==> run C <==
## ALU
module ALU(
input clk,
input [15:0]a,b,
input [3*8:0] op,
output  reg [31:0]out
    );
clock: 15.0 ns
lec_check: 0
cap_margin: 20
core_margin: 2
core_utilization: 50
setup_slack_margin: -0.2
slew_margin: 20
run.sh (not shown) runs the stock make flow with config.mk's settings and CLKGATE_MAP_FILE=.
==> run P: changes against run C <==
--- a/flow/config.mk
+++ b/flow/config.mk
@@ -9,4 +9,3 @@
 export CORE_MARGIN = 2
-export CORE_UTILIZATION = 50
-export SETUP_SLACK_MARGIN = -0.2
+export CORE_UTILIZATION = 13
 export SLEW_MARGIN = 20
==> flow/constraint.sdc (replaced) <==
create_clock -name core_clock -period 35.4 [get_ports {clk}]
set_input_delay 7.0800 -clock core_clock [delete_from_list [all_inputs] [get_ports {clk}]]
set_output_delay 7.0800 -clock core_clock [all_outputs]
set_load 0.01 [all_outputs]
==> comparison table <==
| quantity | run P | run C |
|---|---|---|
| Maximum ir drop on the vdd rail | 20.8 uV | 32.6 uV |
| Clock group share of total power | 0.444 | 0.438 |
| Setup repair after global routing missed its margin | false | true |
| Last weighted congestion value of the routability-driven placer | 0.933 | 0.976 |
| First-pass iteration count of the detailed router | 9 | 5 |
| Met3 wirelength from detailed routing | 5220 um | 7070 um |
| Met2 global-route usage | 0.150 | 0.656 |
| Internal power | 81.4 uW | 211 uW |
| Fraction of cell area in non-clock buffers | 0.0559 | 0.266 |
| Multi-input combinational area share | 0.779 | 0.670 |
| Worst path max stage delay | 0.91 ns | 0.40 ns |
| Non-Filler Cell Area, Final | 21700 um2 | 28900 um2 |
| Result of the run | no timing/DRC/antenna violations | complete, but fails checks |
| Reasons for failing layout checks | - | negative setup slack |

==> inputs of trial 96 <==
==> flow/design.v <==
`timescale 1ns / 1ps
module logical(
input [15:0] a,b,
input [3*8:0] sel,
output reg [15:0] x
    );
 always@(*)
begin
    case(sel)
    "~": 
            x=~a;
    "|": 
            x=a|b;
    "&": 
            x=a&b;
    "~&": 
            x=~(a&b);
    "~|": 
            x=~(a|b);
    "^": 
            x=a^b;
    "~^": 
            x=~(a^b);
    "<<": 
            x=a<<1;
    ">>": 
            x=a>>1;
    "asl": 
            x={a[14:0],1'b0};
    "asr": 
            x={a[15],a[15:1]};
    "rol": 
            x={a[14:0],a[15]};
    "ror": 
            x={a[0],a[15:1]};  
    "cmp": 
            if(a>b)
                x=1;
             else if(a<b)
                x=16'hffff;
             else
                x=0;  
     default:
            x=0;
     endcase
end
endmodule
`timescale 1ns / 1ps
module arithmetic(
input [15:0] A,
input [15:0] B,
input [8:0] sel,
output reg [15:0] Sum,
output reg Cout
    );
wire [15:0] B_comp;
twos_comp TC(B,B_comp);
reg [15:0] b;
wire [15:0] S1;
wire c1;
adder A1( A, b, S1, c1);
always @(*)
case(sel)
"+" : begin
        b = B;
        Sum = S1;
        Cout = c1;
      end
"-" : begin
        b = B_comp;
        Sum = S1;
        Cout = 0;
      end       
default : begin
        b = B;
        Sum = 0;
        Cout = 0;
        end       
endcase 
endmodule
module adder(
input [15:0] A,
input [15:0] B,
output [15:0] Sum,
output Cout
    );
wire [2:0] cout_cla;
wire Cin;
assign Cin = 0;
carry_look_ahead CLA1(A[3:0],B[3:0], Cin, cout_cla[0]);
carry_look_ahead CLA2(A[7:4],B[7:4], cout_cla[0], cout_cla[1]);
carry_look_ahead CLA3(A[11:8],B[11:8], cout_cla[1], cout_cla[2] );  
carry_look_ahead CLA4(A[15:12],B[15:12], cout_cla[2], Cout );
ripple_carry_adder RCA1(A[3:0], B[3:0], Cin, Sum[3:0]);
ripple_carry_adder RCA2(A[7:4], B[7:4],cout_cla[0], Sum[7:4]);
ripple_carry_adder RCA3(A[11:8], B[11:8], cout_cla[1], Sum[11:8]);
ripple_carry_adder RCA4(A[15:12], B[15:12], cout_cla[2], Sum[15:12]);  
endmodule
module full_adder(
input a, b, cin,
output sum, cout
);
    assign sum = a ^ b ^ cin;
    assign cout = (a & b) | (b & cin) | (cin & a);
endmodule
module ripple_carry_adder(
    input [3:0] a, b,
    input cin,
    output [3:0] sum
);
    wire [3:0] c;
    full_adder FA1(a[0], b[0], cin, sum[0], c[0]);
    full_adder FA2(a[1], b[1], c[0], sum[1], c[1]);
    full_adder FA3(a[2], b[2], c[1], sum[2], c[2]);
    full_adder FA4(a[3], b[3], c[2], sum[3], c[3]);
endmodule
module carry_look_ahead(
input [3:0]a,b,
input Cin,
output Cout1);
wire [3:0]p,g;
assign p = a^b;
assign g = a&b;
assign Cout1 =  g[3] | (p[3] & g[2]) | (p[3] & p[2] & g[1]) | (p[3] & p[2] & p[1] & g[0]) | (p[3] & p[2] & p[1] & p[0] & Cin);
endmodule
module twos_comp(
input [15:0]B,
output [15:0]B_comp
);
assign B_comp = ~B + 1'b1;
endmodule
`timescale 1ns / 1ps
module multiplier( input clk, input[15:0]A1, B1, output reg [31:0] C);
integer i;
reg [31:0]A2;
reg [15:0]B2;
always@(posedge clk )
begin
		C=0;
		A2[15:0]=A1;
		A2[31:16]=0;
		B2=B1;
        for (i=0;i<16;i=i+1)
        begin
			if(B1[i]==1'b0)
			begin
				C=C+0;
			end
			else
			begin
				C=C+(A1<<i);
			end
		end
end
endmodule
`timescale 1ns / 1ps
module ALU(
input clk,
input [15:0]a,b,
input [3*8:0] op,
output  reg [31:0]out
    );
wire [15:0]z1,z2;
wire [31:0]z3;
reg [15:0] a1, a2, a3, b1, b2, b3;
reg [1:0] sel;
wire Cout;
always @(*)
if(  op == "" || op == "~" || op == "|" || op == "&" || op == "~&" || op == "~|" ||
     op == "^" || op == "~^" || op == ">>" || op == "<<" || op == "asr" || 
     op == "asl" || op == "ror" || op == "rol" || op == "cmp" )
 sel = 2'b00;
else if(op == "+" || op == "-")
    sel = 2'b01;
else if( op == "*" )
    sel = 2'b10;
else
    sel = 2'b00;
logical L(a1, b1, op, z1);
arithmetic AA1( a2,b2,op,z2,Cout);
multiplier M( clk,a3, b3, z3);
always @(*)
case(sel)
2'b00 : begin
        a1 = a;
        a2 = 0;
        a3 = 0;
        b1 = b;
        b2 = 0;
        b3 = 0;
        out[15:0] = z1;
        out[31:16] = 0;
        end
2'b01  : begin
        a1 = 0;
        a2 = a;
        a3 = 0;
        b1 = 0;
        b2 = b;
        b3 = 0;
        out[15:0] = z2;
        out[16] = Cout;
        out[31:17] = 0;
        end     
default :  begin
        a1 = 0;
        a2 = 0;
        a3 = a;
        b1 = 0;
        b2 = 0;
        b3 = b;
       out = z3;
        end            
endcase
endmodule
==> flow/run.sh <==
#!/bin/bash
# the make line also repeats each setting of config.mk as NAME=value (left out here)
make -C /OpenROAD-flow-scripts/flow DESIGN_CONFIG=/design/flow/config.mk WORK_HOME=/design/flow/orfs CLKGATE_MAP_FILE= finish
==> flow/config.mk <==
export PLATFORM = sky130hd
export DESIGN_NAME = ALU
export DESIGN_NICKNAME = ALU
export VERILOG_FILES = /design/flow/design.v
export SDC_FILE = /design/flow/constraint.sdc
export NUM_CORES = 4
export LEC_CHECK = 0
export ABC_AREA = 1
export CAP_MARGIN = 0
export CORE_ASPECT_RATIO = 0.58
export CORE_MARGIN = 7
export CORE_UTILIZATION = 17
export CTS_CLUSTER_DIAMETER = 43
export CTS_CLUSTER_SIZE = 22
export GPL_ROUTABILITY_DRIVEN = 1
export PLACE_DENSITY_LB_ADDON = 0.22
export SETUP_SLACK_MARGIN = 5.0
export SLEW_MARGIN = 20
==> flow/constraint.sdc <==
create_clock -name core_clock -period 17.3 [get_ports {clk}]
set_input_delay 3.4600 -clock core_clock [delete_from_list [all_inputs] [get_ports {clk}]]
set_output_delay 3.4600 -clock core_clock [all_outputs]
set_load 0.01 [all_outputs]
==> inputs of trial 81, as changes to trial 96 <==
==> flow/config.mk (replaced) <==
export PLATFORM = sky130hd
export DESIGN_NAME = ALU
export DESIGN_NICKNAME = ALU
export VERILOG_FILES = /design/flow/design.v
export SDC_FILE = /design/flow/constraint.sdc
export NUM_CORES = 4
export LEC_CHECK = 0
export CAP_MARGIN = 5
export CORE_MARGIN = 2
export CORE_UTILIZATION = 67
export SETUP_SLACK_MARGIN = 4.18
export SLEW_MARGIN = 20
==> flow/constraint.sdc (replaced) <==
create_clock -name core_clock -period 28.0 [get_ports {clk}]
set_input_delay 5.6000 -clock core_clock [delete_from_list [all_inputs] [get_ports {clk}]]
set_output_delay 5.6000 -clock core_clock [all_outputs]
set_load 0.01 [all_outputs]
==> inputs of trial 43, as changes to trial 96 <==
==> flow/config.mk (replaced) <==
export PLATFORM = sky130hd
export DESIGN_NAME = ALU
export DESIGN_NICKNAME = ALU
export VERILOG_FILES = /design/flow/design.v
export SDC_FILE = /design/flow/constraint.sdc
export NUM_CORES = 4
export LEC_CHECK = 0
export CAP_MARGIN = 20
export CORE_MARGIN = 2
export CORE_UTILIZATION = 40
export SLEW_MARGIN = 20
==> flow/constraint.sdc (replaced) <==
create_clock -name core_clock -period 27.1 [get_ports {clk}]
set_input_delay 5.4200 -clock core_clock [delete_from_list [all_inputs] [get_ports {clk}]]
set_output_delay 5.4200 -clock core_clock [all_outputs]
set_load 0.01 [all_outputs]
==> summary of the runs <==
Between trial 96 and trial 43, the lower final cell count is in trial 43 (gap about 70%, measured against trial 43). Die size, lowest first: trial 81, trial 43, trial 96. Combinational power: trial 43 is smaller than trial 96 (about 60%). In trial 96 the via count is larger than in trial 43, by 16%. Against trial 43, the critical path depth of trial 96 is higher by 23. Trial 43 completed without violations. Trial 96 completed, yet does not pass: setup timing. Trial 81 stopped in 5_1_grt on GRT-0232. Against trial 96, the wire length of trial 43 is smaller by 17%.
Power is estimated from default activity; no workload was simulated.
